## alpha
## alu16bit
module alu16bit (
  input clk,                 
  input reset,               
  input [2:0] operation,     
  input [15:0] operand_A,
  input [15:0] operand_B,
  output reg [31:0] result, 
  output reg carry_flag,
  output reg zero_flag
);
Size in the first run: about 1600 cells after synthesis, roughly 34 flip-flops, about 71 I/O pins, roughly 13000 sq um of cells after synthesis.
==> flow/config.mk <==
export PLATFORM = sky130hd
export DESIGN_NAME = alu16bit
export DESIGN_NICKNAME = alu16bit
export VERILOG_FILES = /design/flow/design.v
export SDC_FILE = /design/flow/constraint.sdc
export NUM_CORES = 4
export LEC_CHECK = 0
export CAP_MARGIN = 20
export CORE_MARGIN = 2
export CORE_UTILIZATION = 40
export PLACE_DENSITY = 0.95
export SETUP_SLACK_MARGIN = -0.22
export SLEW_MARGIN = 20
export TNS_END_PERCENT = 35
==> flow/constraint.sdc <==
create_clock -name core_clock -period 7.2 [get_ports {clk}]
set_input_delay 1.4400 -clock core_clock [delete_from_list [all_inputs] [get_ports {clk}]]
set_output_delay 1.4400 -clock core_clock [all_outputs]
set_load 0.01 [all_outputs]
run.sh (not shown) runs the stock make flow with config.mk's settings and CLKGATE_MAP_FILE=.
alpha finished every stage; the final checks, however, were not passed, the failures being negative setup slack.
diff inputs: alpha => beta
- clearing SETUP_SLACK_MARGIN, which used to be -0.22
- putting MAX_ROUTING_LAYER at met4 where nothing was set
- swapping 35 for 5 in TNS_END_PERCENT
- putting CTS_CLUSTER_DIAMETER at 358 where nothing was set
- clearing PLACE_DENSITY, which used to be 0.95
- swapping 40 for 67 in CORE_UTILIZATION
[summary]
- Floorplan row count (beta / alpha): 0.78
- On horizontal extent of the die: between alpha and beta, it ends up lower for beta.
- beta vs. alpha: maximum buffer depth of the clock tree held, net count entering floorplan held, half-perimeter wire length of the detailed placement result went up 3.6%, post-CTS setup-driven buffer insertion count went up 35.
- beta got as far as global routing, where a tool error ended the run.
- alpha -> beta: total placed cells including tap cells decreased by a few percent
- Relative to alpha, the quantity of gates resized following cts measured on beta has increased by more than 100%.
Modified inputs, gamma compared to beta
- setting CORE_ASPECT_RATIO to 1.98 for the first time
- removing MAX_ROUTING_LAYER (formerly met4)
- removing TNS_END_PERCENT (formerly 5)
- setting CTS_CLUSTER_SIZE to 99 for the first time
- changing CTS_CLUSTER_DIAMETER from 358 to 210
- changing CAP_MARGIN from 20 to 15
- changing CORE_UTILIZATION from 67 to 40
Nothing crashed in gamma and all stages finished; the problem is that the final layout failed, the offending checks being negative setup slack. For die width, dividing the value from beta by the value from gamma gives 1.08. Standard-cell row count | gamma above beta. gamma and beta ended up with roughly the same number of input and output port buffers inserted. Comparing post-cts resize count for gamma and beta, the bigger number came from gamma. Delta (gamma minus beta): number of setup buffers added after CTS went up, pre-CTS setup slack went down.
## Diff of input files: delta against gamma
- clearing CORE_ASPECT_RATIO, which used to be 1.98
- putting TNS_END_PERCENT at 5 where nothing was set
- swapping 210 for 358 in CTS_CLUSTER_DIAMETER
- swapping 40 for 69 in CORE_UTILIZATION
- putting PLACE_DENSITY at 0.66 where nothing was set
- swapping 15 for 20 in CAP_MARGIN
- clearing CTS_CLUSTER_SIZE, which used to be 99
[summary]
In gamma the implementation ran to completion but is not tape-out ready, as the final checks report negative setup slack.
The log for delta ends in global routing with error GRT-0116, so the run never completed.
delta vs. gamma: instance tally after logic synthesis held; width of the die grew by about 7%; clock buffer count from CTS shows no meaningful change; die area moved down; number of buffers inserted by hold repair at cts saw little to no change.
On area of the core, delta does better than gamma.
Input changes introduced in epsilon (baseline for comparison: delta):
- CORE_UTILIZATION: 69 -> 58
- PLACE_DENSITY: 0.66 -> unset
- CTS_CLUSTER_DIAMETER: 358 -> unset
Results
- Of the runs delta and epsilon, none of them finished clean.
- delta failed in global routing with GRT-0116.
- [epsilon] flow finished | final checks: failed | reasons: negative setup slack
- Looking at number of cell rows, epsilon sits above delta.
- Delta (epsilon minus delta): cell count after placement has increased, pre-CTS setup slack has increased, die footprint has increased, vertical die dimension has increased.
